[config.mk]
export PLATFORM = sky130hd
export DESIGN_NAME = CONV
export DESIGN_NICKNAME = CONV
export VERILOG_FILES = /design/flow/design.v
export SDC_FILE = /design/flow/constraint.sdc
export NUM_CORES = 4
export LEC_CHECK = 0
export CAP_MARGIN = 10
export CORE_MARGIN = 2
export CORE_UTILIZATION = 71
export CTS_CLUSTER_DIAMETER = 353
export CTS_CLUSTER_SIZE = 39
export MAX_ROUTING_LAYER = met4
export MIN_ROUTING_LAYER = met1
export PLACE_DENSITY = 0.66
export SLEW_MARGIN = 40
export TNS_END_PERCENT = 50
[constraint.sdc]
create_clock -name core_clock -period 9.54 [get_ports {clk}]
set_input_delay 1.9080 -clock core_clock [delete_from_list [all_inputs] [get_ports {clk}]]
set_output_delay 1.9080 -clock core_clock [all_outputs]
set_load 0.01 [all_outputs]
[design.v]
`timescale 1ns/10ps
module  CONV(
	input				clk,
	input				reset,
	output logic		busy,	
	input				ready,	
	output logic [13:0]	iaddr,
	input  		 [7:0]	idata,	
	output logic		ioe,
	output logic		wen_L0,
	output logic		oe_L0,
	output logic [13:0]	addr_L0,
	output logic [11:0] w_data_L0,
	input  		 [11:0] r_data_L0,
	output logic 		wen_L1,
	output logic		oe_L1,
	output logic [11:0]	addr_L1,
	output logic [11:0]	w_data_L1,
	input  		 [11:0]	r_data_L1,
	output logic		oe_weight,
	output logic [15:0]	addr_weight,
	input  logic signed  [7:0]  r_data_weight,
	output logic		wen_L2,
	output logic [3:0]	addr_L2,
	output logic [31:0]	w_data_L2
	);
reg [1:0] fully_flag;
reg[3:0] i0,i4,i5,i6;
reg [3:0] state,next_state;
reg [11:0] data [0:8];
reg [15:0] zero_index,addr_index0,addr_index1,addr_index2,addr_index3,addr_index4,L0_index;
reg signed [31:0] data_fully;
parameter INIT=4'd0,ADDR1=4'd1,WAIT1=4'd2,DATA_i0=4'd3,LAYER0=4'd4,ADDR2=4'd5,LAYER1=4'd6,
		  LAYER1_1=4'd7,ADDR3=4'd8,WAIT3=4'd9,LAYER2=4'd10,LAYER2_1=4'd11,FINI=4'd12;
always @(posedge clk or posedge reset ) begin
  if(reset) state<=INIT;
  else state<=next_state;
end
always @(*) begin
	case (state)
		INIT:begin
			next_state=(ready)?ADDR1:INIT;	
		end 
		ADDR1:begin
			next_state=WAIT1;
		end
		WAIT1:begin
			next_state=(fully_flag==0)?DATA_i0:(fully_flag==1)?LAYER1:LAYER2;		   
		end
		DATA_i0:begin
			next_state=(i0>=8&&zero_index==0||i0>=7&&zero_index==127||i0>=5&&zero_index==16510||
			            i0>=4&&zero_index==16637||i0>=8&&zero_index%130==0&&zero_index!=0&&zero_index!=16510||
						i5>=7&&zero_index%130==127&&zero_index!=127&&zero_index!=16637||
						i6>=8&&zero_index>0&&zero_index<127||i4>=5&&zero_index>16510&&zero_index<16637||i4>=8)?LAYER0:ADDR1;	
		end
		LAYER0:begin
			next_state=(L0_index>=16383)?ADDR2:ADDR1;
		end
		ADDR2:begin
			next_state=WAIT1;
		end
		LAYER1:begin
			next_state=(i0>=3)?LAYER1_1:ADDR2;
		end
		LAYER1_1:begin
			next_state=(addr_index1>=4095)?ADDR3:ADDR2;
		end
		ADDR3:begin
			next_state=WAIT1;
		end
		LAYER2:begin
			next_state=(addr_index2>=4095)?LAYER2_1:ADDR3;
		end
		LAYER2_1:begin
			next_state=(addr_index4>=9)?FINI:ADDR3;
		end
		FINI:begin
			next_state=INIT;
		end
		default: next_state=INIT;
	endcase
end
always @(posedge clk) begin
	case (state)
		INIT:begin
			zero_index<=16'h0;
			i0<=4'h4;
			i4<=4'h0;
			i5<=4'h0;
			i6<=4'h3;
			addr_index0<=0;
			addr_index1<=126;
			addr_index2<=0;
			addr_index3<=16128;
			addr_index4<=0;
			L0_index<=0;
			wen_L0<=0;
			ioe<=0;
			busy<=0;
			data_fully<=0;
			fully_flag<=0;
			wen_L1<=0;
			wen_L2<=0;
			oe_L0<=0;
			oe_L1<=0;
			oe_weight<=0;
		end 
		ADDR1:begin
			wen_L0<=0;
            ioe<=1;
			if (zero_index==0) begin
				if (i0==4) iaddr<=14'h0;
				else if (i0==5) iaddr<=14'h1; 
				else if (i0==7) iaddr<=14'h80;
				else iaddr<=14'h81;	
			end
			else if (zero_index==127) begin
				if (i0==3) iaddr<=14'h7E;
				else if (i0==4) iaddr<=14'h7F; 
				else if (i0==6) iaddr<=14'hFE;
				else iaddr<=14'hFF;	
			end
			else if (zero_index==16510) begin
				if (i0==1) iaddr<=14'h3F00;
				else if (i0==2) iaddr<=14'h3F01; 
				else if (i0==4) iaddr<=14'h3F80;
				else iaddr<=14'h3F81;		
			end
			else if (zero_index==16637) begin
				if (i0==0) iaddr<=14'h3F7E;
				else if (i0==1) iaddr<=14'h3F7F; 
				else if (i0==3) iaddr<=14'h3FFE;
				else iaddr<=14'h3FFF;		
			end
			else if (zero_index%130==0&&zero_index!=0&&zero_index!=16510) begin
				if (i0==1) iaddr<=addr_index0;
				else if (i0==2) iaddr<=addr_index0+1; 
				else if (i0==4) iaddr<=addr_index0+128;
				else if (i0==5) iaddr<=addr_index0+129;
				else if (i0==7) iaddr<=addr_index0+256;
				else iaddr<=addr_index0+257;
			end
			else if (zero_index%130==127&&zero_index!=127&&zero_index!=16637) begin
				if (i5==0) iaddr<=addr_index1;
				else if (i5==1) iaddr<=addr_index1+1; 
				else if (i5==3) iaddr<=addr_index1+128;
				else if (i5==4) iaddr<=addr_index1+129;
				else if (i5==6) iaddr<=addr_index1+256;
				else iaddr<=addr_index1+257;	
			end
			else if (zero_index>0&&zero_index<127) begin
				if (i6==3) iaddr<=addr_index2;
				else if (i6==4) iaddr<=addr_index2+1; 
				else if (i6==5) iaddr<=addr_index2+2;
				else if (i6==6) iaddr<=addr_index2+128;
				else if (i6==7) iaddr<=addr_index2+129;
				else iaddr<=addr_index2+130;	
			end
			else if (zero_index>16510&&zero_index<16637) begin
				if (i4==0) iaddr<=addr_index3;
				else if (i4==1) iaddr<=addr_index3+1; 
				else if (i4==2) iaddr<=addr_index3+2;
				else if (i4==3) iaddr<=addr_index3+128;
				else if (i4==4) iaddr<=addr_index3+129;
				else iaddr<=addr_index3+130;
			end
			else begin
				if (i4==0) iaddr<=addr_index4;
				else if (i4==1) iaddr<=addr_index4+1; 
				else if (i4==2) iaddr<=addr_index4+2;
				else if (i4==3) iaddr<=addr_index4+128;
				else if (i4==4) iaddr<=addr_index4+129;
				else if (i4==5) iaddr<=addr_index4+130;
				else if (i4==6) iaddr<=addr_index4+256;
				else if (i4==7) iaddr<=addr_index4+257;
				else iaddr<=addr_index4+258;	
			end
		end
		DATA_i0:begin
			if (zero_index==0) begin
				data[0]<=8'h0;
			    data[1]<=8'h0;
			    data[2]<=8'h0;
			    data[3]<=8'h0;
			    data[6]<=8'h0;
                data[i0]<=idata;
			    i0<=(i0==5)?i0+2:i0+1;	
			end
			else if (zero_index==127) begin
				data[0]<=8'h0;
			    data[1]<=8'h0;
			    data[2]<=8'h0;
			    data[5]<=8'h0;
			    data[8]<=8'h0;
                data[i0]<=idata;
			    i0<=(i0==4)?i0+2:i0+1;		
			end
			else if (zero_index==16510) begin
			    data[0]<=8'h0;
			    data[3]<=8'h0;
			    data[6]<=8'h0;
			    data[7]<=8'h0;
			    data[8]<=8'h0;
                data[i0]<=idata;
			    i0<=(i0==2)?i0+2:i0+1;	
			end
			else if (zero_index==16637) begin
				data[2]<=8'h0;
			    data[5]<=8'h0;
			    data[6]<=8'h0;
			    data[7]<=8'h0;
			    data[8]<=8'h0;
                data[i0]<=idata;
			    i0<=(i0==1)?i0+2:i0+1;
			end
			else if (zero_index%130==0&&zero_index!=0&&zero_index!=16510) begin
			   data[0]<=8'h0;
               data[3]<=8'h0;
               data[6]<=8'h0;
               data[i0]<=idata;
               i0<=(i0%3==2)?i0+2:i0+1;	
			end
			else if (zero_index%130==127&&zero_index!=127&&zero_index!=16637) begin
			    data[2]<=8'h0;
			    data[5]<=8'h0;
			    data[8]<=8'h0;
			    data[i5]<=idata;
			    i5<=(i5%3==1)?i5+2:i5+1;
			end
			else if (zero_index>0&&zero_index<127) begin
				data[0]<=8'h0;
                data[1]<=8'h0;
                data[2]<=8'h0;
                data[i6]<=idata;
                i6<=i6+1;
			end
			else if ((zero_index>16510&&zero_index<16637)) begin
				data[6]<=8'h0;
			    data[7]<=8'h0;
			    data[8]<=8'h0;
			    data[i4]<=idata;
			    i4<=i4+1;
			end
			else begin
				data[i4]<=idata;
			    i4<=i4+1;
			end	
		end
		LAYER0:begin
			if (i0>=8&&zero_index==0) begin
				i0<=3;
				zero_index<=zero_index+1;
			end
			else if (i0>=7&&zero_index==127) begin
				i0<=1;
				zero_index<=zero_index+3;
			end
			else if (i0>=5&&zero_index==16510) begin
				i0<=0;
				zero_index<=zero_index+1;
			end
			else if (i0>=4&&zero_index==16637) begin
				i0<=0;
				zero_index<=zero_index+1;
				addr_index0<=0;
				addr_index1<=0;
				addr_index2<=0;
				addr_index3<=0;
				addr_index4<=0;
			end
			else if (i0>=8&&zero_index%130==0&&zero_index!=0&&zero_index!=16510) begin
				i0<=0;
				zero_index<=zero_index+1;
				addr_index0<=addr_index0+128;
			end
			else if (i5>=7&&zero_index%130==127&&zero_index!=127&&zero_index!=16637) begin
				i5<=0;
				zero_index<=zero_index+3;
				addr_index1<=addr_index1+128;
			end
			else if (i6>=8&&zero_index>0&&zero_index<127) begin
				i6<=0;
				zero_index<=zero_index+1;
				addr_index2<=addr_index2+1;
			end
			else if (i4>=5&&zero_index>16510&&zero_index<16637) begin
				i4<=0;
				zero_index<=zero_index+1;
				addr_index3<=addr_index3+1;
			end
			else begin
				i4<=0;
				zero_index<=zero_index+1;
				addr_index4<=(addr_index4%128==125)?addr_index4+3:addr_index4+1;
			end
		    ioe<=0;
			wen_L0<=1;
			L0_index<=L0_index+1;
			addr_L0<=L0_index;
            w_data_L0<=($signed(-(data[0]<<1)+data[2]+data[4]+(data[5]<<1)+
                       data[6]+(data[7]<<1)-((data[8]<<1)+data[8]))>0)?$signed(-(data[0]<<1)+data[2]+data[4]+(data[5]<<1)+
                       data[6]+(data[7]<<1)-((data[8]<<1)+data[8])):0;
		end
        ADDR2:begin
			fully_flag<=1;
			wen_L0<=0;
			wen_L1<=0;
			oe_L0<=1;
			if(i0==0) addr_L0<=addr_index0;
			else if (i0==1) addr_L0<=addr_index0+1;
			else if (i0==2) addr_L0<=addr_index0+128;
            else addr_L0<=addr_index0+129;			
		end
		LAYER1:begin
			data[i0]<=r_data_L0;
			i0<=i0+1;
		end
		LAYER1_1:begin
			i0<=0;
			addr_index0<=(addr_index0%128==126)?addr_index0+130:addr_index0+2;
            wen_L1<=1;
			oe_L0<=0;
			addr_L1<=addr_index1;
			addr_index1<=addr_index1+1;
			w_data_L1<=(data[0]>=data[1]&&data[0]>=data[2]&&data[0]>=data[3])?data[0]:
			           (data[1]>=data[2]&&data[1]>=data[3]&&data[1]>=data[0])?data[1]:
					   (data[2]>=data[3]&&data[2]>=data[1]&&data[2]>=data[0])?data[2]:
					   (data[3]>=data[0]&&data[3]>=data[2]&&data[3]>=data[1])?data[3]:0;
		end
		ADDR3:begin
			fully_flag<=2;
			wen_L1<=0;
			wen_L2<=0;
			oe_L1<=1;
			oe_weight<=1;
			addr_L1<=addr_index2;
            addr_weight<=addr_index3;
		end
		LAYER2:begin
			data_fully<=$signed(r_data_L1)*r_data_weight+data_fully;
			addr_index2<=addr_index2+1;
			addr_index3<=addr_index3+1;
		end
		LAYER2_1:begin
			addr_index2<=0;
			oe_L1<=0;
			oe_weight<=0;
			wen_L2<=1;
			addr_L2<=addr_index4;
			w_data_L2<=(data_fully>0)?data_fully:data_fully>>>16;
			addr_index4<=addr_index4+1;
			data_fully<=32'b0;
		end
		FINI:begin
			busy<=1;
		end
		default; 
	endcase
end
endmodule
[run.sh]
#!/bin/bash
# the make line also repeats each setting of config.mk as NAME=value (left out here)
make -C /OpenROAD-flow-scripts/flow DESIGN_CONFIG=/design/flow/config.mk WORK_HOME=/design/flow/orfs CLKGATE_MAP_FILE= finish
==> results.cfg, run 1 <==
; yosys + openroad results
[status]
status = did not finish
stop_stage = global routing (5_1_grt)

[die]
die_width_um = 230
fp_util_pct = 72.2
chip_area_um2 = 53100
core.rowCount = 82
fp.coreArea_um2 = 50400
top_level_ports = 167
die_y_um = 230

[logic_synthesis]
synth.cellmix.simpleShare_pct = 18.8
mux_share_pct = 2.07
synth.net_count = 4539
synth.lib_cells_used.distinct = 117
yosys-top-cells-area = sky130_fd_sc_hd__edfxtp_1, sky130_fd_sc_hd__fa_1, sky130_fd_sc_hd__ha_1
synthMostInstantiatedCell = sky130_fd_sc_hd__nor2_1
post_synth_most_frequent_cells = sky130_fd_sc_hd__nor2_1, sky130_fd_sc_hd__inv_1, sky130_fd_sc_hd__edfxtp_1
synth_area_um2 = 36400
postSynthSeqShare_pct = 30.9
yosysChipArea_um2 = 36400
yosysCellCount = 4070
ys_async_sr_fraction_pct = 3.00
synth.top_cell.area_share_pct = 26.1
ys.warnings.count = 1
syn_avg_cell_area_um2 = 8.94
adder_share_pct = 19.0
synth_flops = 400
synthXorXnorAreaFrac_pct = 5.41
synth_compound_gate_area_share_pct = 17.7
synth.largest_area_cell = sky130_fd_sc_hd__edfxtp_1
ys.flop_type = sky130_fd_sc_hd__edfxtp_1
synth_cells = 4070
enable_flop_cells = 316
synth.logic.top_family = adder cells

[clock_network]
cts_inserted_buffers = 14
cts_buffer_depth = 3
root_buffer = sky130_fd_sc_hd__clkbuf_16
cts-htree-levels = 1
cts.sink_count = 400

[placed_design]
numPortBuffers = 166
gp_congestion = 1.02
post-place-ws_ps = -1440
hpwlAfterDp_um = 91000
[through the flow]
stage / std cells / util [%] / instance area (um^2)
2_1_floorplan: 4070 / - / 36900
3_3_place_gp: 5164 / 83.4 / 42000
3_5_place_dp: 5164 / 83.5 / 42100
4_1_cts: 5234 / 86.2 / 43400
[what timing repair did]
item / CTS
buffers inserted: 35
pin swaps: 41
gates cloned: 12
resized: 116
endpoints found under the setup margin: 253
hold buffers: 0
==> run 2, diff against run 1 <==
Settings changed: ABC_AREA set to 1, CAP_MARGIN 10 to 20, CORE_ASPECT_RATIO set to 0.92, CORE_UTILIZATION 71 to 70, CTS_CLUSTER_DIAMETER 353 to 24, CTS_CLUSTER_SIZE 39 to 45, PLACE_DENSITY 0.66 to unset, SLEW_MARGIN 40 to 5, TNS_END_PERCENT 50 to unset.
Clock period 9.54 ns to 4.59 ns, I/O delays scaled along.
==> results.cfg, run 2 <==
; yosys + openroad results
[status]
status = did not finish
stop_stage = global routing (5_1_grt)
error_line = [ERROR GRT-0116] Global routing finished with congestion. Check the congestion regions in the DRC Viewer.

[logic_synthesis]
synth_cells = 4925
adder_share_pct = 18.2
mux_share_pct = 0.0529
ys.warnings.count = 1
yosysChipArea_um2 = 37900
synth_area_um2 = 37900
ys_async_sr_fraction_pct = 3.00
synth.cellmix.simpleShare_pct = 24.3
yosys-top-cells-area = sky130_fd_sc_hd__edfxtp_1, sky130_fd_sc_hd__fa_1, sky130_fd_sc_hd__nand2_1
ys.flop_type = sky130_fd_sc_hd__edfxtp_1
synth_flops = 400
synth_compound_gate_area_share_pct = 13.9
synth.lib_cells_used.distinct = 75
syn_avg_cell_area_um2 = 7.69
yosysCellCount = 4925
synth.logic.top_family = simple AND/OR/NAND/NOR gates
postSynthSeqShare_pct = 29.7
synth.largest_area_cell = sky130_fd_sc_hd__edfxtp_1
post_synth_most_frequent_cells = sky130_fd_sc_hd__nand2_1, sky130_fd_sc_hd__inv_1, sky130_fd_sc_hd__nor2_1
synthMostInstantiatedCell = sky130_fd_sc_hd__nand2_1
enable_flop_cells = 316
synth.net_count = 5394
synth.top_cell.area_share_pct = 25.1
synthXorXnorAreaFrac_pct = 3.54

[grt]
track_usage_pct = 90.0
grt_overflow = 1153

[die]
die_y_um = 227
chip_area_um2 = 56000
fp.coreArea_um2 = 53300
top_level_ports = 167
fp_util_pct = 71.0
die_width_um = 246
core.rowCount = 81

[clock_network]
cts.sink_count = 400
cts_buffer_depth = 3
cts-htree-levels = 3
ctsHoldBuffers = 0
root_buffer = sky130_fd_sc_hd__clkbuf_16
cts_inserted_buffers = 110

[placed_design]
gp_congestion = 1.05
hpwlAfterDp_um = 106000
placed_cell_area_um2 = 44700
numPortBuffers = 166
## run 2: routing by layer
layer  GRT overflow  track usage [%]
met5              -                -
met4            301             89.1
met3            113             80.0
met2            560              102
met1            179             86.9
## run 2: what timing repair did
| action | CTS |
|---|---|
| setup endpoints to repair | 295 |
| resized | 169 |
| buffers inserted | 40 |
| pin swaps | 100 |
| cloned | 9 |
## run 2: through the flow
step           setup slack, ps  hold slack, ps  utilization [%]  power [mW]  cells
2_1_floorplan            -5110             392                -        37.2   4925
3_3_place_gp             -5250             403             83.8        54.8   6227
3_5_place_dp             -5750             404             83.8        59.3   6227
4_1_cts                  -5440             443             93.3        73.9   6485
==> run 3, diff against run 2 <==
Settings changed: ABC_AREA 1 to unset, CAP_MARGIN 20 to 5, CORE_ASPECT_RATIO 0.92 to unset, CORE_UTILIZATION 70 to 66, CTS_CLUSTER_DIAMETER 24 to 289, CTS_CLUSTER_SIZE 45 to unset, MIN_ROUTING_LAYER met1 to unset, SLEW_MARGIN 5 to 20.
Clock period 4.59 ns to 9.06 ns, I/O delays scaled along.
==> results.cfg, run 3 <==
; generated from flow reports
[status]
violated_layout_checks = negative setup slack
status = finished with violations

[die]
die_y_um = 239
fp.coreArea_um2 = 54800
die_width_um = 239
core.rowCount = 86
top_level_ports = 167
chip_area_um2 = 57000
fp_util_pct = 66.4

[pwr]
p_switching_mw = 2.13
clock_power_mw = 1.98
fin_total_pwr_mw = 6.52
share_comb_of_total_power_pct = 37.5
seq_cell_power_mw = 2.10
dominant_power_group = combinational cells
power_leakage_nw = 19.3
power_combinational_mw = 2.45
worst_vdd_ir_v = 0.000207
powerDensity_nw_per_um2 = 144
share_seq_of_total_power_pct = 32.1
swShare_pct = 32.7
power_report.internal_total_mw = 4.39
clock_power_share_pct = 30.4

[logic_synthesis]
synth.net_count = 4539
synth.cellmix.simpleShare_pct = 18.8
synth_area_um2 = 36400
yosysChipArea_um2 = 36400
postSynthSeqShare_pct = 30.9
ys_async_sr_fraction_pct = 3.00
ys.flop_type = sky130_fd_sc_hd__edfxtp_1
synth.largest_area_cell = sky130_fd_sc_hd__edfxtp_1
syn_avg_cell_area_um2 = 8.94
adder_share_pct = 19.0
enable_flop_cells = 316
ys.warnings.count = 1
synth.logic.top_family = adder cells
mux_share_pct = 2.07
synth.top_cell.area_share_pct = 26.1
synthXorXnorAreaFrac_pct = 5.41
synthMostInstantiatedCell = sky130_fd_sc_hd__nor2_1
yosys-top-cells-area = sky130_fd_sc_hd__edfxtp_1, sky130_fd_sc_hd__fa_1, sky130_fd_sc_hd__ha_1
synth_compound_gate_area_share_pct = 17.7
post_synth_most_frequent_cells = sky130_fd_sc_hd__nor2_1, sky130_fd_sc_hd__inv_1, sky130_fd_sc_hd__edfxtp_1
synth_flops = 400
yosysCellCount = 4070
synth_cells = 4070
synth.lib_cells_used.distinct = 117

[critical_path]
reg2reg_depth = 46
timing.critical_path.slowest_stage_cell = sky130_fd_sc_hd__or4_4
crit_path_start_kind = register
maximum_fanout_count_along_the_critical_path = 7
slowest_delay_ps = 520
rr_endpoint = i5[2]$_SDFFCE_PN0P_
worst_ep_arrival_time_ps = 11330
ff2ff_setup_slack_ps = -1910
timing.critical_path.from = zero_index[12]$_SDFFCE_PN0N_
critPathRequiredTime_ps = 9420
setup_crit_end = i5[2]$_SDFFCE_PN0P_
worstSetupEndpointType = register
path_class = register to register
reg2reg_from = zero_index[12]$_SDFFCE_PN0N_
cpLargestDelayFamily = AND-OR/OR-AND gates
worst-path-buf-inv = 5
crit_cells = 46

[sta]
final.setup_skew_ps = 20.7
hold_viol = 0
finalWorstPathRequiredPeriod_ps = 10970
final-setup-viol-count = 264
relSlewSlack_pct = 26.2
finalMaxSlewViolations = 0
setup_total_negative_slack_ps = -277910
fmax_mhz = 91.2
slew_at_the_pin_closest_to_its_max_slew_limit_ps = 1100
rsz_0062_raised_after_global_routing = yes
finalClockPeriodUsage_pct = 121
post-route-worst-setup-slack_ps = -1910

[worst_hold_path]
min-delay-path-class = register to register
worst_hold_path.num_cells = 1
worst_hold_start = fully_flag[2]$_DFF_P_
hold_end = state[5]$_DFF_PP0_

[grt]
antenna_found_initial = 3
grt_overflow = 0
number_of_global_route_vias_before_repair = 33700
grt_max_degree = 49
grt_first_pass_wirelength_um = 184000
track_usage_pct = 42.2

[routing]
met3WireLength_um = 11600
drt-wirelength-per-cell_um = 21.9
top_signal_layer_used = met4
drt-pass1-iter-count = 8
route.detailed.drc = 0
wirelength_met1_um = 44900
detailroute.via_count = 34600
met2_wirelength_um = 55000
via_per_inst = 6.44
first_iter_violations = 3860
drtAntennaViolNets = 0
wl_um = 118000

[placed_design]
post-place-ws_ps = -1840
hpwlAfterDp_um = 85400
gp_congestion = 1.01
placed_cell_area_um2 = 42300
numPortBuffers = 166

[final_layout]
nFillCells = 3252
final_design_area_no_fill_um2 = 45300
final_core_utilization_pct = 82.8
synthToLayoutAreaGrowth_pct = 24.6
nets = 5096

[clock_network]
root_buffer = sky130_fd_sc_hd__clkbuf_16
cts-htree-levels = 2
clk_pin_slew_worst_paths_ps = 70
cts_inserted_buffers = 46
tritoncts = done
cts_buffer_depth = 3
later_pin_clock_latency_in_the_skew_report_ps = 620
cts.sink_count = 400

[run]
stage_log_warnings = 68
timing.max_cap.violations = 0
## run 3: cell type report
cell class / instances / area, um^2 / share of cell area (%)
flip-flops and latches: 400 / 11200 / 24.8
clock buffers: 63 / 1350 / 2.98
multi-input cells: 3099 / 24200 / 53.3
clock inverters: 23 / 245 / 0.541
well taps: 704 / 881 / 1.94
inverters: 373 / 1400 / 3.09
repair buffers: 707 / 6050 / 13.3
diodes: 2 / 5.00 / 0.0110
## run 3: layer usage
metal  global-route usage [%]  vias up
li1                         -    15500
met1                     53.6    16500
met2                     67.2     2123
met3                     6.05      425
met4                     19.5        0
met5                        -        -
## run 3: what timing repair did
item / 4_1_cts / 5_1_grt
hold buffers: 0 / 0
pin swaps: 39 / 45
buffers inserted: 50 / 22
setup endpoints to repair: 262 / 266
cloned: 6 / 0
resized: 120 / 69
## run 3: through the flow
stage	instances	hold slack (ps)
5_1_grt	5371	472
2_1_floorplan	4070	409
3_3_place_gp	5208	427
6_report	5371	436
3_5_place_dp	5208	425
4_1_cts	5348	431
==> run 4, diff against run 3 <==
Settings changed: ABC_AREA set to 1, CELL_PAD_IN_SITES_DETAIL_PLACEMENT set to 2, CELL_PAD_IN_SITES_GLOBAL_PLACEMENT set to 1, CORE_ASPECT_RATIO set to 0.54, CORE_MARGIN 2 to 3, CORE_UTILIZATION 66 to 51, CTS_CLUSTER_DIAMETER 289 to 169, CTS_CLUSTER_SIZE set to 88, GPL_ROUTABILITY_DRIVEN set to 1, GPL_TIMING_DRIVEN set to 0, HOLD_SLACK_MARGIN set to 0.04, MAX_ROUTING_LAYER met4 to unset, MIN_ROUTING_LAYER set to met1, PLACE_DENSITY_LB_ADDON set to 0.16.
Clock period 9.06 ns to 13.0 ns, I/O delays scaled along.
==> results.cfg, run 4 <==
; yosys + openroad results
[die]
die_width_um = 377
top_level_ports = 167
core.rowCount = 72
chip_area_um2 = 77700
fp.coreArea_um2 = 72500
fp_util_pct = 52.2
die_y_um = 206

[placed_design]
gp_congestion = 0.998
numPortBuffers = 154

[logic_synthesis]
enable_flop_cells = 316
synthMostInstantiatedCell = sky130_fd_sc_hd__nand2_1
mux_share_pct = 0.0529
yosysCellCount = 4925
synth.lib_cells_used.distinct = 75
adder_share_pct = 18.2
synthXorXnorAreaFrac_pct = 3.54
yosys-top-cells-area = sky130_fd_sc_hd__edfxtp_1, sky130_fd_sc_hd__fa_1, sky130_fd_sc_hd__nand2_1
ys.warnings.count = 1
synth_area_um2 = 37900
synth.cellmix.simpleShare_pct = 24.3
synth.largest_area_cell = sky130_fd_sc_hd__edfxtp_1
synth_cells = 4925
ys.flop_type = sky130_fd_sc_hd__edfxtp_1
synth.net_count = 5394
synth_flops = 400
postSynthSeqShare_pct = 29.7
synth.top_cell.area_share_pct = 25.1
ys_async_sr_fraction_pct = 3.00
synth.logic.top_family = simple AND/OR/NAND/NOR gates
post_synth_most_frequent_cells = sky130_fd_sc_hd__nand2_1, sky130_fd_sc_hd__inv_1, sky130_fd_sc_hd__nor2_1
synth_compound_gate_area_share_pct = 13.9
yosysChipArea_um2 = 37900
syn_avg_cell_area_um2 = 7.69

[status]
stop_stage = detailed placement (3_5_place_dp)
error_line = [ERROR DPL-0033] detailed placement checks failed during check placement.
status = did not finish
## run 4: per-stage QoR
stage	cell area, um^2	worst slack (ps)	hold WS, ps	power, mW
global placement	40600	294	403	16.8
floorplan	37900	2990	392	13.2
==> run 5, diff against run 4 <==
Settings changed: ABC_AREA 1 to unset, CAP_MARGIN 5 to 20, CELL_PAD_IN_SITES_DETAIL_PLACEMENT 2 to unset, CELL_PAD_IN_SITES_GLOBAL_PLACEMENT 1 to unset, CORE_ASPECT_RATIO 0.54 to unset, CORE_MARGIN 3 to 2, CORE_UTILIZATION 51 to 30, CTS_CLUSTER_DIAMETER 169 to unset, CTS_CLUSTER_SIZE 88 to unset, GPL_ROUTABILITY_DRIVEN 1 to unset, GPL_TIMING_DRIVEN 0 to unset, HOLD_SLACK_MARGIN 0.04 to unset, MIN_ROUTING_LAYER met1 to unset, PLACE_DENSITY_LB_ADDON 0.16 to unset.
Clock period 13.0 ns to 20.7 ns, I/O delays scaled along.
==> results.cfg, run 5 <==
; generated from flow reports
[pwr]
clock_power_share_pct = 33.1
share_comb_of_total_power_pct = 32.6
power_combinational_uw = 874
clock_power_uw = 888
worst_vdd_ir_v = 0.0000570
seq_cell_power_uw = 917
swShare_pct = 31.8
powerDensity_nw_per_um2 = 65.0
p_switching_uw = 852
share_seq_of_total_power_pct = 34.2
dominant_power_group = sequential cells
fin_total_pwr_mw = 2.68
power_report.internal_total_mw = 1.83
power_leakage_nw = 16.6

[run]
timing.max_cap.violations = 0
stage_log_warnings = 63

[sta]
slew_at_the_pin_closest_to_its_max_slew_limit_ps = 1240
rsz_0062_raised_after_global_routing = no
relSlewSlack_pct = 16.6
fmax_mhz = 68.5
finalWorstPathRequiredPeriod_ps = 14600
final.setup_skew_ps = 39.1
setup_total_negative_slack_ps = 0
finalClockPeriodUsage_pct = 70.5
hold_viol = 0
final-setup-viol-count = 0
finalMaxSlewViolations = 0

[logic_synthesis]
mux_share_pct = 2.07
synthMostInstantiatedCell = sky130_fd_sc_hd__nor2_1
synth_cells = 4070
synth.lib_cells_used.distinct = 117
syn_avg_cell_area_um2 = 8.94
synth.net_count = 4539
post_synth_most_frequent_cells = sky130_fd_sc_hd__nor2_1, sky130_fd_sc_hd__inv_1, sky130_fd_sc_hd__edfxtp_1
yosysChipArea_um2 = 36400
synth_flops = 400
enable_flop_cells = 316
postSynthSeqShare_pct = 30.9
yosysCellCount = 4070
synthXorXnorAreaFrac_pct = 5.41
synth.cellmix.simpleShare_pct = 18.8
ys_async_sr_fraction_pct = 3.00
synth_compound_gate_area_share_pct = 17.7
ys.warnings.count = 1
yosys-top-cells-area = sky130_fd_sc_hd__edfxtp_1, sky130_fd_sc_hd__fa_1, sky130_fd_sc_hd__ha_1
adder_share_pct = 19.0
synth.logic.top_family = adder cells
ys.flop_type = sky130_fd_sc_hd__edfxtp_1
synth.top_cell.area_share_pct = 26.1
synth.largest_area_cell = sky130_fd_sc_hd__edfxtp_1
synth_area_um2 = 36400

[status]
status = timing/DRC/antenna clean

[critical_path]
worstSetupEndpointType = register
reg2reg_from = zero_index[14]$_SDFFCE_PN0N_
slowest_delay_ps = 590
timing.critical_path.from = zero_index[14]$_SDFFCE_PN0N_
maximum_fanout_count_along_the_critical_path = 35
crit_path_start_kind = register
critPathRequiredTime_ps = 21070
crit_cells = 43
worst-path-buf-inv = 1
timing.critical_path.slowest_stage_cell = sky130_fd_sc_hd__edfxtp_1
cpLargestDelayFamily = AND-OR/OR-AND gates
worst_ep_arrival_time_ps = 14970
rr_endpoint = i0[0]$_DFFE_PP_
path_class = register to register
reg2reg_depth = 43
setup_crit_end = i0[0]$_DFFE_PP_
crit_path_frequent_cell = sky130_fd_sc_hd__ha_1
ff2ff_setup_slack_ps = 6100

[routing]
via_per_inst = 5.29
drt-pass1-iter-count = 5
drt-wirelength-per-cell_um = 18.9
wl_um = 109000
route.detailed.drc = 0
drtAntennaViolNets = 0
first_iter_violations = 2725
detailroute.via_count = 30500

[clock_network]
tritoncts = done
cts-htree-levels = 2
postCtsResizedCells = 0
later_pin_clock_latency_in_the_skew_report_ps = 650
cts.sink_count = 400
post_cts_buffers = 0
root_buffer = sky130_fd_sc_hd__clkbuf_16
cts_inserted_buffers = 49
ctsHoldBuffers = 0
clk_pin_slew_worst_paths_ps = 60
cts_buffer_depth = 3

[worst_hold_path]
worst_hold_path.num_cells = 1
hold_end = state[5]$_DFF_PP0_
worst_hold_start = fully_flag[2]$_DFF_P_
min-delay-path-class = register to register

[final_layout]
nFillCells = 12400
synthToLayoutAreaGrowth_pct = 13.2
nets = 4590

[die]
top_level_ports = 167
die_y_um = 352
core.rowCount = 127
die_width_um = 352
chip_area_um2 = 124000
fp_util_pct = 30.3
fp.coreArea_um2 = 120000

[grt]
antenna_found_initial = 1
grt_overflow = 0
track_usage_pct = 17.3
grt_max_degree = 48
grt_first_pass_wirelength_um = 173000
number_of_global_route_vias_before_repair = 30000

[placed_design]
numPortBuffers = 166
gp_congestion = 0.913
hpwlAfterDp_um = 83200
[run 5: layout make-up]
cell class,count,area [um^2],share of cell area (%)
repair buffers,203,1940,4.72
clock inverters,24,225,0.547
well taps,1612,2020,4.89
flip-flops and latches,400,11200,27.3
clock buffers,67,1420,3.44
diodes,2,5.00,0.0121
inverters,373,1400,3.40
multi-input cells,3094,23000,55.7
[run 5: per-stage QoR]
| stage | hold slack, ps | std cells | area (um^2) | utilization (%) | worst slack, ps |
|---|---|---|---|---|---|
| 2_1_floorplan | 409 | 4070 | 36400 | - | 8170 |
| 3_3_place_gp | 430 | 5679 | 39500 | 32.9 | 6610 |
| 3_5_place_dp | 434 | 5679 | 39500 | 32.9 | 6390 |
| 4_1_cts | 450 | 5770 | 41200 | 34.3 | 6340 |
| 5_1_grt | 484 | 5773 | 41200 | 34.3 | 4860 |
| 6_report | 452 | 5775 | 41200 | 34.3 | 6100 |
[run 5: layer usage]
metal,vias up,routed length [um],global-route usage [%]
met5,-,0,0
met4,0,3590,5.97
met3,200,5770,2.08
met2,932,52300,29.2
met1,14900,47400,22.8
li1,14500,-,-
==> run 6, diff against run 5 <==
Settings changed: CELL_PAD_IN_SITES_DETAIL_PLACEMENT set to 1, CELL_PAD_IN_SITES_GLOBAL_PLACEMENT set to 1, CORE_MARGIN 2 to 3, CORE_UTILIZATION 30 to 40, CTS_CLUSTER_SIZE set to 88, GPL_ROUTABILITY_DRIVEN set to 1, GPL_TIMING_DRIVEN set to 0.
Clock period 20.7 ns to 13.0 ns, I/O delays scaled along.
==> results.cfg, run 6 <==
; generated from flow reports
[status]
status = timing/DRC/antenna clean

[logic_synthesis]
synth.top_cell.area_share_pct = 26.1
postSynthSeqShare_pct = 30.9
ys_async_sr_fraction_pct = 3.00
ys.flop_type = sky130_fd_sc_hd__edfxtp_1
synth.lib_cells_used.distinct = 117
synthXorXnorAreaFrac_pct = 5.41
syn_avg_cell_area_um2 = 8.94
synth.largest_area_cell = sky130_fd_sc_hd__edfxtp_1
enable_flop_cells = 316
yosysChipArea_um2 = 36400
synthMostInstantiatedCell = sky130_fd_sc_hd__nor2_1
yosysCellCount = 4070
post_synth_most_frequent_cells = sky130_fd_sc_hd__nor2_1, sky130_fd_sc_hd__inv_1, sky130_fd_sc_hd__edfxtp_1
synth_area_um2 = 36400
synth.logic.top_family = adder cells
adder_share_pct = 19.0
mux_share_pct = 2.07
ys.warnings.count = 1
synth_cells = 4070
synth.net_count = 4539
synth_flops = 400
yosys-top-cells-area = sky130_fd_sc_hd__edfxtp_1, sky130_fd_sc_hd__fa_1, sky130_fd_sc_hd__ha_1
synth_compound_gate_area_share_pct = 17.7
synth.cellmix.simpleShare_pct = 18.8

[run]
timing.max_cap.violations = 0
stage_log_warnings = 64

[routing]
via_per_inst = 5.75
drt-wirelength-per-cell_um = 23.5
drtAntennaViolNets = 0
route.detailed.drc = 0
detailroute.via_count = 31800
drt-pass1-iter-count = 6
wl_um = 130000
first_iter_violations = 2254

[grt]
grt_overflow = 0
antenna_found_initial = 1
number_of_global_route_vias_before_repair = 32600
grt_max_degree = 40
track_usage_pct = 27.1
grt_first_pass_wirelength_um = 201000

[critical_path]
reg2reg_depth = 53
cpLargestDelayFamily = simple AND/OR/NAND/NOR gates
crit_cells = 53
worst_ep_arrival_time_ps = 12840
reg2reg_from = zero_index[12]$_SDFFCE_PN0N_
critPathRequiredTime_ps = 13350
worst-path-buf-inv = 11
slowest_delay_ps = 530
setup_crit_end = i0[0]$_DFFE_PP_
rr_endpoint = i0[0]$_DFFE_PP_
crit_path_start_kind = register
timing.critical_path.slowest_stage_cell = sky130_fd_sc_hd__or4_4
maximum_fanout_count_along_the_critical_path = 19
worstSetupEndpointType = register
timing.critical_path.from = zero_index[12]$_SDFFCE_PN0N_
ff2ff_setup_slack_ps = 510
crit_path_frequent_cell = sky130_fd_sc_hd__buf_4
path_class = register to register

[die]
die_y_um = 308
die_width_um = 308
fp.coreArea_um2 = 89300
chip_area_um2 = 94600
core.rowCount = 109
top_level_ports = 167
fp_util_pct = 40.7

[final_layout]
finish.cell_count_without_fillers = 5529
nets = 4790
nFillCells = 10300
synthToLayoutAreaGrowth_pct = 15.8
final-seq-area_um2 = 11200
final_core_utilization_pct = 47.2
multi_input_comb_area_um2 = 23500

[clock_network]
later_pin_clock_latency_in_the_skew_report_ps = 620
cts-htree-levels = 2
tritoncts = done
root_buffer = sky130_fd_sc_hd__clkbuf_16
cts_inserted_buffers = 50
cts.sink_count = 400
cts_buffer_depth = 3
clk_pin_slew_worst_paths_ps = 70

[pwr]
dominant_power_group = clock
power_combinational_mw = 1.46
p_switching_mw = 1.42
share_comb_of_total_power_pct = 33.1
power_report.internal_total_mw = 3.00
power_leakage_nw = 17.0
clock_power_mw = 1.50
swShare_pct = 32.0
share_seq_of_total_power_pct = 33.0
clock_power_share_pct = 33.9
powerDensity_nw_per_um2 = 105
seq_cell_power_mw = 1.46
worst_vdd_ir_v = 0.000113

[sta]
relSlewSlack_pct = 25.7
final-setup-viol-count = 0
finalMaxSlewViolations = 0
finalClockPeriodUsage_pct = 96.1
post-route-worst-setup-slack_ps = 512
setup_total_negative_slack_ps = 0
fmax_mhz = 80.1
finalWorstPathRequiredPeriod_ps = 12490
hold-worst-slack_ps = 441
hold_viol = 0
slew_at_the_pin_closest_to_its_max_slew_limit_ps = 1080
final.setup_skew_ps = 25.1

[placed_design]
hpwlAfterDp_um = 102000
post-place-ws_ps = -2720
gp_congestion = 0.895
numPortBuffers = 166
dpl.cell_count = 5406

[worst_hold_path]
worst_hold_start = addr_index4[3]$_DFFE_PP_
min-delay-path-class = register to register
worst_hold_path.num_cells = 0
hold_end = addr_L2[3]$_DFFE_PP_
==> run 6: final cells by class <==
| class | count | area share (%) |
|---|---|---|
| Clock inverter | 23 | 0.778 |
| Tap cell | 1165 | 3.46 |
| Buffer | 201 | 1.97 |
| Sequential cell | 400 | 26.7 |
| Timing Repair Buffer | 201 | 4.65 |
| Inverter | 373 | 3.33 |
| Antenna cell | 2 | 0.0119 |
| Clock buffer | 70 | 3.29 |
| Multi-Input combinational cell | 3094 | 55.8 |
==> run 6: timing repair <==
| action | 4_1_cts | 5_1_grt |
|---|---|---|
| endpoints found under the setup margin | 152 | 10 |
| hold endpoints to repair | 0 | 0 |
| setup buffers | 22 | 8 |
| resized | 79 | 46 |
| pin swaps | 19 | 20 |
| hold buffers | 0 | 0 |
==> run 6: routing by layer <==
metal | GRT usage [%] | wire (um)
met1 | 38.1 | 60500
met2 | 45.4 | 61300
met3 | 2.72 | 5140
met4 | 5.76 | 2790
met5 | 0 | 0
==> run 6: metrics by stage <==
stage          instance area [um^2]  power (mW)
5_1_grt                       42100        4.75
3_5_place_dp                  39600        2.95
6_report                      42100        4.42
4_1_cts                       41800        4.47
3_3_place_gp                  39500        2.90
2_1_floorplan                 36400        2.63
==> run 7, diff against run 6 <==
Settings changed: ABC_AREA set to 1, CELL_PAD_IN_SITES_DETAIL_PLACEMENT 1 to 2, CORE_ASPECT_RATIO set to 0.54, CORE_UTILIZATION 40 to 51, CTS_CLUSTER_DIAMETER set to 169, MIN_ROUTING_LAYER set to met1, PLACE_DENSITY_LB_ADDON set to 0.16.
Clock period 13.0 ns to 18.9 ns, I/O delays scaled along.
==> results.cfg, run 7 <==
; yosys + openroad results
[logic_synthesis]
synth.cellmix.simpleShare_pct = 24.3
synth.top_cell.area_share_pct = 25.1
ys.flop_type = sky130_fd_sc_hd__edfxtp_1
adder_share_pct = 18.2
enable_flop_cells = 316
yosysCellCount = 4925
ys_async_sr_fraction_pct = 3.00
yosysChipArea_um2 = 37900
synth_area_um2 = 37900
synthXorXnorAreaFrac_pct = 3.54
synthMostInstantiatedCell = sky130_fd_sc_hd__nand2_1
syn_avg_cell_area_um2 = 7.69
synth.lib_cells_used.distinct = 75
synth_compound_gate_area_share_pct = 13.9
synth.largest_area_cell = sky130_fd_sc_hd__edfxtp_1
mux_share_pct = 0.0529
ys.warnings.count = 1
post_synth_most_frequent_cells = sky130_fd_sc_hd__nand2_1, sky130_fd_sc_hd__inv_1, sky130_fd_sc_hd__nor2_1
synth.logic.top_family = simple AND/OR/NAND/NOR gates
synth_cells = 4925
synth.net_count = 5394
synth_flops = 400
postSynthSeqShare_pct = 29.7
yosys-top-cells-area = sky130_fd_sc_hd__edfxtp_1, sky130_fd_sc_hd__fa_1, sky130_fd_sc_hd__nand2_1

[die]
die_y_um = 206
top_level_ports = 167
fp_util_pct = 52.2
core.rowCount = 72
chip_area_um2 = 77700
fp.coreArea_um2 = 72500
die_width_um = 377

[status]
error_line = [ERROR DPL-0033] detailed placement checks failed during check placement.
status = did not finish
stop_stage = detailed placement (3_5_place_dp)

[placed_design]
numPortBuffers = 154
gp_congestion = 0.998
==> run 7: through the flow <==
stage	std cells	power, mW	area (um^2)	hold WS [ps]	setup WS, ps
after floorplan	4925	9.08	37900	392	8530
after global placement	6041	11.7	40600	403	6190
==> run 8, diff against run 7 <==
Settings changed: ABC_AREA 1 to unset, CELL_PAD_IN_SITES_DETAIL_PLACEMENT 2 to unset, CELL_PAD_IN_SITES_GLOBAL_PLACEMENT 1 to unset, CORE_ASPECT_RATIO 0.54 to unset, CORE_MARGIN 3 to 10, CORE_UTILIZATION 51 to 44, CTS_CLUSTER_DIAMETER 169 to unset, CTS_CLUSTER_SIZE 88 to unset, GPL_ROUTABILITY_DRIVEN 1 to 0, GPL_TIMING_DRIVEN 0 to 1, MAX_ROUTING_LAYER set to met5, MIN_ROUTING_LAYER met1 to unset, PLACE_DENSITY_LB_ADDON 0.16 to unset.
Clock period 18.9 ns to 7.17 ns, I/O delays scaled along.
==> results.cfg, run 8 <==
; generated from flow reports
[clock_network]
later_pin_clock_latency_in_the_skew_report_ps = 630
cts_inserted_buffers = 49
root_buffer = sky130_fd_sc_hd__clkbuf_16
cts_buffer_depth = 3
ctsHoldBuffers = 0
cts-htree-levels = 2
tritoncts = done
cts.sink_count = 400
clk_pin_slew_worst_paths_ps = 70

[critical_path]
ff2ff_setup_slack_ps = -3600
setup_crit_end = i0[0]$_DFFE_PP_
reg2reg_depth = 46
rr_endpoint = i0[0]$_DFFE_PP_
path_class = register to register
timing.critical_path.slowest_stage_cell = sky130_fd_sc_hd__or4b_4
worst-path-buf-inv = 6
cpLargestDelayFamily = simple AND/OR/NAND/NOR gates
crit_path_start_kind = register
slowest_delay_ps = 540
crit_path_frequent_cell = sky130_fd_sc_hd__buf_4
reg2reg_from = zero_index[14]$_SDFFCE_PN0N_
maximum_fanout_count_along_the_critical_path = 8
critPathRequiredTime_ps = 7500
timing.critical_path.from = zero_index[14]$_SDFFCE_PN0N_
crit_cells = 46
worstSetupEndpointType = register
worst_ep_arrival_time_ps = 11110

[final_layout]
multi_input_comb_area_um2 = 24200
synthToLayoutAreaGrowth_pct = 26.2
finish.cell_count_without_fillers = 5753
final_design_area_no_fill_um2 = 45900
nFillCells = 7412
nets = 5113
final-seq-area_um2 = 11200
final_core_utilization_pct = 56.0

[die]
die_width_um = 308
fp_util_pct = 44.4
chip_area_um2 = 94600
top_level_ports = 167
fp.coreArea_um2 = 82000
core.rowCount = 105
die_y_um = 308

[routing]
drt-wirelength-per-cell_um = 19.9
route.detailed.drc = 0
wl_um = 114000
detailroute.via_count = 32900
n_diodes = 0
first_iter_violations = 2600
drtAntennaViolNets = 0
drt-pass1-iter-count = 6
via_per_inst = 5.71

[status]
violated_layout_checks = negative setup slack
status = finished with violations

[worst_hold_path]
hold_end = state[5]$_DFF_PP0_
worst_hold_start = fully_flag[2]$_DFF_P_
worst_hold_path.num_cells = 1
min-delay-path-class = register to register

[pwr]
dominant_power_group = combinational cells
p_switching_mw = 2.73
clock_power_share_pct = 30.6
power_report.internal_total_mw = 5.97
share_comb_of_total_power_pct = 39.0
seq_cell_power_mw = 2.65
power_leakage_nw = 19.4
worst_vdd_ir_v = 0.000232
share_seq_of_total_power_pct = 30.4
power_combinational_mw = 3.39
fin_total_pwr_mw = 8.70
swShare_pct = 31.4
powerDensity_nw_per_um2 = 190
clock_power_mw = 2.66

[placed_design]
placed_cell_area_um2 = 43200
hpwlAfterDp_um = 86700
dpl.cell_count = 5613
numPortBuffers = 166

[sta]
finalWorstPathRequiredPeriod_ps = 10770
hold_viol = 0
rsz_0062_raised_after_global_routing = yes
relSlewSlack_pct = 25.9
final.setup_skew_ps = 40.7
finalClockPeriodUsage_pct = 150
slew_at_the_pin_closest_to_its_max_slew_limit_ps = 1110
final-setup-viol-count = 267
finalMaxSlewViolations = 0
post-route-worst-setup-slack_ps = -3600
fmax_mhz = 92.8

[grt]
number_of_global_route_vias_before_repair = 32200
grt_overflow = 0
grt_max_degree = 40
track_usage_pct = 23.7
grt_first_pass_wirelength_um = 181000
antenna_found_initial = 2

[run]
timing.max_cap.violations = 0
stage_log_warnings = 66

[logic_synthesis]
syn_avg_cell_area_um2 = 8.94
synth.top_cell.area_share_pct = 26.1
synth.lib_cells_used.distinct = 117
mux_share_pct = 2.07
synth.cellmix.simpleShare_pct = 18.8
synth_cells = 4070
synthXorXnorAreaFrac_pct = 5.41
synth.logic.top_family = adder cells
synthMostInstantiatedCell = sky130_fd_sc_hd__nor2_1
ys_async_sr_fraction_pct = 3.00
ys.warnings.count = 1
post_synth_most_frequent_cells = sky130_fd_sc_hd__nor2_1, sky130_fd_sc_hd__inv_1, sky130_fd_sc_hd__edfxtp_1
ys.flop_type = sky130_fd_sc_hd__edfxtp_1
yosys-top-cells-area = sky130_fd_sc_hd__edfxtp_1, sky130_fd_sc_hd__fa_1, sky130_fd_sc_hd__ha_1
synth_compound_gate_area_share_pct = 17.7
yosysChipArea_um2 = 36400
synth_flops = 400
synth.largest_area_cell = sky130_fd_sc_hd__edfxtp_1
synth.net_count = 4539
synth_area_um2 = 36400
yosysCellCount = 4070
adder_share_pct = 19.0
postSynthSeqShare_pct = 30.9
enable_flop_cells = 316
-- run 8: layout make-up --
cell class | instances | area share, %
flip-flops and latches | 400 | 24.5
well taps | 1070 | 2.92
clock buffers | 57 | 2.87
multi-input cells | 3094 | 52.6
repair buffers | 726 | 13.2
clock inverters | 33 | 0.867
inverters | 373 | 3.05
-- run 8: per-stage QoR --
stage               setup slack (ps)  hold slack, ps  setup TNS [ps]
global placement               -3540             428         -677130
detailed placement             -3760             434         -735520
CTS                            -3350             443         -635160
global route                   -4110             486         -800940
floorplan                      -4170             409         -665580
finish                         -3600             444         -689200
-- run 8: metal layers --
layer	track usage [%]	vias to the layer above	wire, um	share of wire [%]
li1	-	15600	-	-
met1	32.1	16000	50200	44
met2	38.9	1111	53300	47
met3	3.26	206	7360	6.4
met4	7.30	0	3540	3.1
met5	0	-	0	0
-- run 8: repair_timing --
action	in CTS	in global routing
setup endpoints to repair	267	270
pin swaps	26	53
gates cloned	0	0
gates resized	57	86
setup buffers	21	28
endpoints found under the hold margin	0	0
==> run 9, diff against run 8 <==
Settings changed: CORE_MARGIN 10 to 2, CORE_UTILIZATION 44 to 66, GPL_ROUTABILITY_DRIVEN 0 to unset, GPL_TIMING_DRIVEN 1 to unset, MAX_ROUTING_LAYER met5 to met4, SETUP_SLACK_MARGIN set to -0.22.
Clock period 7.17 ns to 9.54 ns, I/O delays scaled along.
==> results.cfg, run 9 <==
; generated from flow reports
[routing]
drt-wirelength-per-cell_um = 21.5
detailroute.via_count = 34200
via_per_inst = 6.41
n_diodes = 0
first_iter_violations = 3895
drt-pass1-iter-count = 6
drtAntennaViolNets = 0
wl_um = 115000
route.detailed.drc = 0

[clock_network]
cts_buffer_depth = 3
ctsHoldBuffers = 0
cts_inserted_buffers = 46
clk_pin_slew_worst_paths_ps = 60
cts-htree-levels = 2
later_pin_clock_latency_in_the_skew_report_ps = 610
root_buffer = sky130_fd_sc_hd__clkbuf_16
tritoncts = done
cts.sink_count = 400

[pwr]
worst_vdd_ir_v = 0.000152
share_comb_of_total_power_pct = 37.4
powerDensity_nw_per_um2 = 136
swShare_pct = 32.7
p_switching_mw = 1.98
clock_power_mw = 1.80
clock_power_share_pct = 29.7
seq_cell_power_mw = 1.99
power_report.internal_total_mw = 4.07
power_combinational_mw = 2.26
share_seq_of_total_power_pct = 32.9
dominant_power_group = combinational cells
power_leakage_nw = 19.1

[status]
violated_layout_checks = negative setup slack
status = finished with violations

[critical_path]
critPathRequiredTime_ps = 9960
timing.critical_path.from = zero_index[14]$_SDFFCE_PN0N_
crit_path_frequent_cell = sky130_fd_sc_hd__buf_4
path_class = register to register
timing.critical_path.slowest_stage_cell = sky130_fd_sc_hd__or4b_4
crit_cells = 49
setup_crit_end = i0[1]$_DFFE_PP_
worstSetupEndpointType = register
reg2reg_from = zero_index[14]$_SDFFCE_PN0N_
maximum_fanout_count_along_the_critical_path = 8
crit_path_start_kind = register
slowest_delay_ps = 600
ff2ff_setup_slack_ps = -1270
worst_ep_arrival_time_ps = 11230
cpLargestDelayFamily = AND-OR/OR-AND gates
rr_endpoint = i0[1]$_DFFE_PP_
reg2reg_depth = 49
worst-path-buf-inv = 6

[sta]
slew_at_the_pin_closest_to_its_max_slew_limit_ps = 1300
setup_total_negative_slack_ps = -125230
finalClockPeriodUsage_pct = 113
rsz_0062_raised_after_global_routing = yes
finalMaxSlewViolations = 0
final.setup_skew_ps = 33.5
post-route-worst-setup-slack_ps = -1270
finalWorstPathRequiredPeriod_ps = 10810
final-setup-viol-count = 254
relSlewSlack_pct = 13.3
fmax_mhz = 92.5
hold_viol = 0

[logic_synthesis]
synth_area_um2 = 36400
synth.logic.top_family = adder cells
synth.top_cell.area_share_pct = 26.1
mux_share_pct = 2.07
synth_compound_gate_area_share_pct = 17.7
synth_flops = 400
yosys-top-cells-area = sky130_fd_sc_hd__edfxtp_1, sky130_fd_sc_hd__fa_1, sky130_fd_sc_hd__ha_1
synthMostInstantiatedCell = sky130_fd_sc_hd__nor2_1
yosysCellCount = 4070
ys_async_sr_fraction_pct = 3.00
synth_cells = 4070
ys.flop_type = sky130_fd_sc_hd__edfxtp_1
enable_flop_cells = 316
synth.largest_area_cell = sky130_fd_sc_hd__edfxtp_1
postSynthSeqShare_pct = 30.9
adder_share_pct = 19.0
syn_avg_cell_area_um2 = 8.94
ys.warnings.count = 1
post_synth_most_frequent_cells = sky130_fd_sc_hd__nor2_1, sky130_fd_sc_hd__inv_1, sky130_fd_sc_hd__edfxtp_1
synth.net_count = 4539
yosysChipArea_um2 = 36400
synth.lib_cells_used.distinct = 117
synth.cellmix.simpleShare_pct = 18.8
synthXorXnorAreaFrac_pct = 5.41

[die]
fp.coreArea_um2 = 54800
die_y_um = 239
chip_area_um2 = 57000
core.rowCount = 86
top_level_ports = 167
fp_util_pct = 66.4
die_width_um = 239

[grt]
track_usage_pct = 40.6
grt_first_pass_wirelength_um = 178000
number_of_global_route_vias_before_repair = 33200
grt_max_degree = 49
grt_overflow = 0
antenna_found_initial = 0

[placed_design]
placed_cell_area_um2 = 42000
post-place-ws_ps = -1490
numPortBuffers = 166
hpwlAfterDp_um = 82500
gp_congestion = 1.00

[final_layout]
nFillCells = 3472
synthToLayoutAreaGrowth_pct = 22.6
final_design_area_no_fill_um2 = 44600
nets = 5064

[worst_hold_path]
worst_hold_start = fully_flag[2]$_DFF_P_
min-delay-path-class = register to register
hold_end = state[5]$_DFF_PP0_
worst_hold_path.num_cells = 1

[run]
timing.max_cap.violations = 0
stage_log_warnings = 68
==> run 9: final cells by class <==
cell class              instances  area [um^2]  area share, %
well taps                     704          881           1.97
flip-flops and latches        400        11200           25.2
multi-input cells            3100        23900           53.7
clock buffers                  59         1280           2.88
repair buffers                674         5650           12.7
clock inverters                26          221          0.496
inverters                     373         1400           3.14
==> run 9: per-stage QoR <==
stage          hold WS (ps)  std cells  power [mW]  util (%)
6_report                446       5336        6.05      81.4
5_1_grt                 475       5336        6.42      81.4
4_1_cts                 442       5323        6.04      80.8
3_5_place_dp            434       5193        4.20      76.6
3_3_place_gp            432       5193        4.07      76.6
2_1_floorplan           409       4070        3.58         -
==> run 9: routing by layer <==
layer	vias to the layer above	wire length, um	track usage, %
li1	15500	-	-
met1	16300	44500	51.5
met2	2029	53600	64.6
met3	437	10600	6.36
met4	0	5960	18.3
met5	-	0	-
==> run 9: repair_timing <==
action                                  in CTS  in global routing
pin swaps                                   60                 31
endpoints found under the setup margin     227                263
gates cloned                                 6                  1
gates resized                               95                 51
setup buffers                               41                 12
==> run 10, diff against run 9 <==
Settings changed: CORE_UTILIZATION 66 to 51, CTS_CLUSTER_SIZE set to 100, MAX_ROUTING_LAYER met4 to unset, SETUP_SLACK_MARGIN -0.22 to unset, TNS_END_PERCENT set to 5.
Clock period 9.54 ns to 7.23 ns, I/O delays scaled along.
==> results.cfg, run 10 <==
; generated from flow reports
[sta]
final.setup_skew_ps = 28.4
slew_at_the_pin_closest_to_its_max_slew_limit_ps = 1050
hold_viol = 0
finalMaxSlewViolations = 0
hold-worst-slack_ps = 448
final-setup-viol-count = 267
fmax_mhz = 93.7
rsz_0062_raised_after_global_routing = yes
post-route-worst-setup-slack_ps = -3450
relSlewSlack_pct = 29.6
finalWorstPathRequiredPeriod_ps = 10680
finalClockPeriodUsage_pct = 148

[logic_synthesis]
synth_area_um2 = 36400
mux_share_pct = 2.07
yosys-top-cells-area = sky130_fd_sc_hd__edfxtp_1, sky130_fd_sc_hd__fa_1, sky130_fd_sc_hd__ha_1
syn_avg_cell_area_um2 = 8.94
postSynthSeqShare_pct = 30.9
ys_async_sr_fraction_pct = 3.00
synth.largest_area_cell = sky130_fd_sc_hd__edfxtp_1
synth.cellmix.simpleShare_pct = 18.8
synth.net_count = 4539
synthXorXnorAreaFrac_pct = 5.41
synth_cells = 4070
synth_compound_gate_area_share_pct = 17.7
post_synth_most_frequent_cells = sky130_fd_sc_hd__nor2_1, sky130_fd_sc_hd__inv_1, sky130_fd_sc_hd__edfxtp_1
ys.warnings.count = 1
synthMostInstantiatedCell = sky130_fd_sc_hd__nor2_1
enable_flop_cells = 316
synth.logic.top_family = adder cells
yosysChipArea_um2 = 36400
synth.lib_cells_used.distinct = 117
adder_share_pct = 19.0
synth_flops = 400
synth.top_cell.area_share_pct = 26.1
yosysCellCount = 4070
ys.flop_type = sky130_fd_sc_hd__edfxtp_1

[grt]
number_of_global_route_vias_before_repair = 31500
grt.met2_usage_pct = 48.9
grt.met3_usage_pct = 3.36
grt_first_pass_wirelength_um = 177000
gr-max-usage-layer = met2
antenna_found_initial = 0
grt_max_degree = 49
grt_overflow = 0
track_usage_pct = 30.0
grtUsageMet1_pct = 42.5

[pwr]
share_seq_of_total_power_pct = 30.9
swShare_pct = 31.6
power_leakage_nw = 19.4
power_combinational_mw = 3.40
power_report.internal_total_mw = 5.82
share_comb_of_total_power_pct = 40.0
powerDensity_nw_per_um2 = 186
p_switching_mw = 2.69
clock_power_mw = 2.48
dominant_power_group = combinational cells
worst_vdd_ir_v = 0.000262
clock_power_share_pct = 29.1
seq_cell_power_mw = 2.63

[routing]
drt-wirelength-per-cell_um = 19.9
wl_um = 112000
detailroute.via_count = 32500
first_iter_violations = 3015
drtAntennaViolNets = 0
n_diodes = 0
drt-pass1-iter-count = 5
via_per_inst = 5.77
route.detailed.drc = 0

[clock_network]
cts_inserted_buffers = 47
root_buffer = sky130_fd_sc_hd__clkbuf_16
cts-htree-levels = 2
clk_pin_slew_worst_paths_ps = 60
tritoncts = done
ctsHoldBuffers = 0
cts.sink_count = 400
later_pin_clock_latency_in_the_skew_report_ps = 610
cts_buffer_depth = 3

[critical_path]
worst-path-buf-inv = 2
reg2reg_depth = 43
maximum_fanout_count_along_the_critical_path = 7
slowest_delay_ps = 620
path_class = register to register
crit_path_start_kind = register
crit_cells = 43
cpLargestDelayFamily = simple AND/OR/NAND/NOR gates
critPathRequiredTime_ps = 7580
crit_path_frequent_cell = sky130_fd_sc_hd__or3_4
worst_ep_arrival_time_ps = 11030
ff2ff_setup_slack_ps = -3450
worstSetupEndpointType = register
rr_endpoint = i0[0]$_DFFE_PP_
setup_crit_end = i0[0]$_DFFE_PP_
timing.critical_path.from = zero_index[12]$_SDFFCE_PN0N_
reg2reg_from = zero_index[12]$_SDFFCE_PN0N_
timing.critical_path.slowest_stage_cell = sky130_fd_sc_hd__or4_4

[placed_design]
post-place-ws_ps = -3760
hpwlAfterDp_um = 85600
gp_congestion = 0.919
numPortBuffers = 166

[run]
timing.max_cap.violations = 0
stage_log_warnings = 66

[die]
top_level_ports = 167
fp_util_pct = 51.7
chip_area_um2 = 73500
core.rowCount = 97
die_y_um = 271
fp.coreArea_um2 = 70400
die_width_um = 271

[status]
status = finished with violations
violated_layout_checks = negative setup slack

[worst_hold_path]
worst_hold_start = fully_flag[2]$_DFF_P_
hold_end = state[5]$_DFF_PP0_
min-delay-path-class = register to register
worst_hold_path.num_cells = 1

[final_layout]
synthToLayoutAreaGrowth_pct = 25.5
nets = 5131
[run 10: per-layer routing]
| layer | wire, um | part of all wire (%) |
|---|---|---|
| met5 | 0 | 0 |
| met3 | 6570 | 5.8 |
| met4 | 2980 | 2.7 |
| met1 | 50700 | 45 |
| met2 | 52200 | 46 |
[run 10: cell type report]
| cell class | count | area (um^2) |
|---|---|---|
| clock inverters | 28 | 290 |
| repair buffers | 743 | 6210 |
| well taps | 940 | 1180 |
| fillers | 6041 | 24700 |
| flip-flops and latches | 400 | 11200 |
| inverters | 373 | 1400 |
| multi-input cells | 3097 | 24000 |
| clock buffers | 60 | 1290 |
[run 10: per-stage QoR]
stage	util (%)	setup TNS, ps	instance area (um^2)	total power [mW]	std cells
3_5_place_dp	60.8	-731220	42800	5.88	5514
3_3_place_gp	60.8	-687980	42800	5.83	5514
5_1_grt	64.9	-733150	45700	9.12	5641
2_1_floorplan	-	-679790	36700	4.72	4070
4_1_cts	63.8	-632860	44900	8.51	5617
6_report	64.9	-638480	45700	8.50	5641
[run 10: repair_timing]
item / CTS / global route
setup buffers: 16 / 20
gates cloned: 0 / 5
endpoints found under the setup margin: 271 / 270
pin swaps: 61 / 33
resized: 122 / 110
==> run 11, diff against run 10 <==
Settings changed: CAP_MARGIN 20 to 15, CELL_PAD_IN_SITES_DETAIL_PLACEMENT set to 1, CELL_PAD_IN_SITES_GLOBAL_PLACEMENT set to 0, CORE_UTILIZATION 51 to 39, CTS_CLUSTER_DIAMETER set to 125, CTS_CLUSTER_SIZE 100 to 39, GPL_ROUTABILITY_DRIVEN set to 0, GPL_TIMING_DRIVEN set to 0, HOLD_SLACK_MARGIN set to 0.27, MAX_ROUTING_LAYER set to met4, MIN_ROUTING_LAYER set to met2, PLACE_DENSITY_LB_ADDON set to 0.28, SLEW_MARGIN 20 to 25, TNS_END_PERCENT 5 to unset.
Clock period 7.23 ns to 9.29 ns, I/O delays scaled along.
==> results.cfg, run 11 <==
; yosys + openroad results
[logic_synthesis]
yosysCellCount = 4070
synth.logic.top_family = adder cells
synth.net_count = 4539
synthMostInstantiatedCell = sky130_fd_sc_hd__nor2_1
synth_compound_gate_area_share_pct = 17.7
ys_async_sr_fraction_pct = 3.00
adder_share_pct = 19.0
yosys-top-cells-area = sky130_fd_sc_hd__edfxtp_1, sky130_fd_sc_hd__fa_1, sky130_fd_sc_hd__ha_1
synth.largest_area_cell = sky130_fd_sc_hd__edfxtp_1
synth_area_um2 = 36400
syn_avg_cell_area_um2 = 8.94
synth_cells = 4070
mux_share_pct = 2.07
enable_flop_cells = 316
synth.top_cell.area_share_pct = 26.1
ys.warnings.count = 1
synth_flops = 400
postSynthSeqShare_pct = 30.9
yosysChipArea_um2 = 36400
ys.flop_type = sky130_fd_sc_hd__edfxtp_1
synthXorXnorAreaFrac_pct = 5.41
synth.lib_cells_used.distinct = 117
synth.cellmix.simpleShare_pct = 18.8
post_synth_most_frequent_cells = sky130_fd_sc_hd__nor2_1, sky130_fd_sc_hd__inv_1, sky130_fd_sc_hd__edfxtp_1

[clock_network]
cts_inserted_buffers = 16
cts.sink_count = 400
root_buffer = sky130_fd_sc_hd__clkbuf_16
cts-htree-levels = 1
cts_buffer_depth = 3

[status]
status = did not finish
stop_stage = global routing (5_1_grt)
error_line = [ERROR GRT-0232] Routing congestion too high. Check the congestion heatmap in the GUI.

[die]
die_width_um = 309
chip_area_um2 = 95800
die_y_um = 309
top_level_ports = 167
fp_util_pct = 39.2
fp.coreArea_um2 = 92900
core.rowCount = 112

[placed_design]
numPortBuffers = 166
placed_cell_area_um2 = 40300
post-place-ws_ps = -4260
dpl.cell_count = 5493
hpwlAfterDp_um = 95300

[grt]
grt_overflow = 1
track_usage_pct = 46.7
run 11: layer usage:
metal / global-route usage (%) / GRT overflow
met1: - / -
met2: 53.1 / 1
met3: 54.3 / 0
met4: 20.1 / 0
met5: - / -
run 11: repair_timing:
action                                  CTS
cloned                                    8
resized                                 238
pin swaps                                82
hold buffers                              0
buffers inserted                        121
endpoints found under the setup margin  265
Power is estimated from default activity; no workload was simulated.
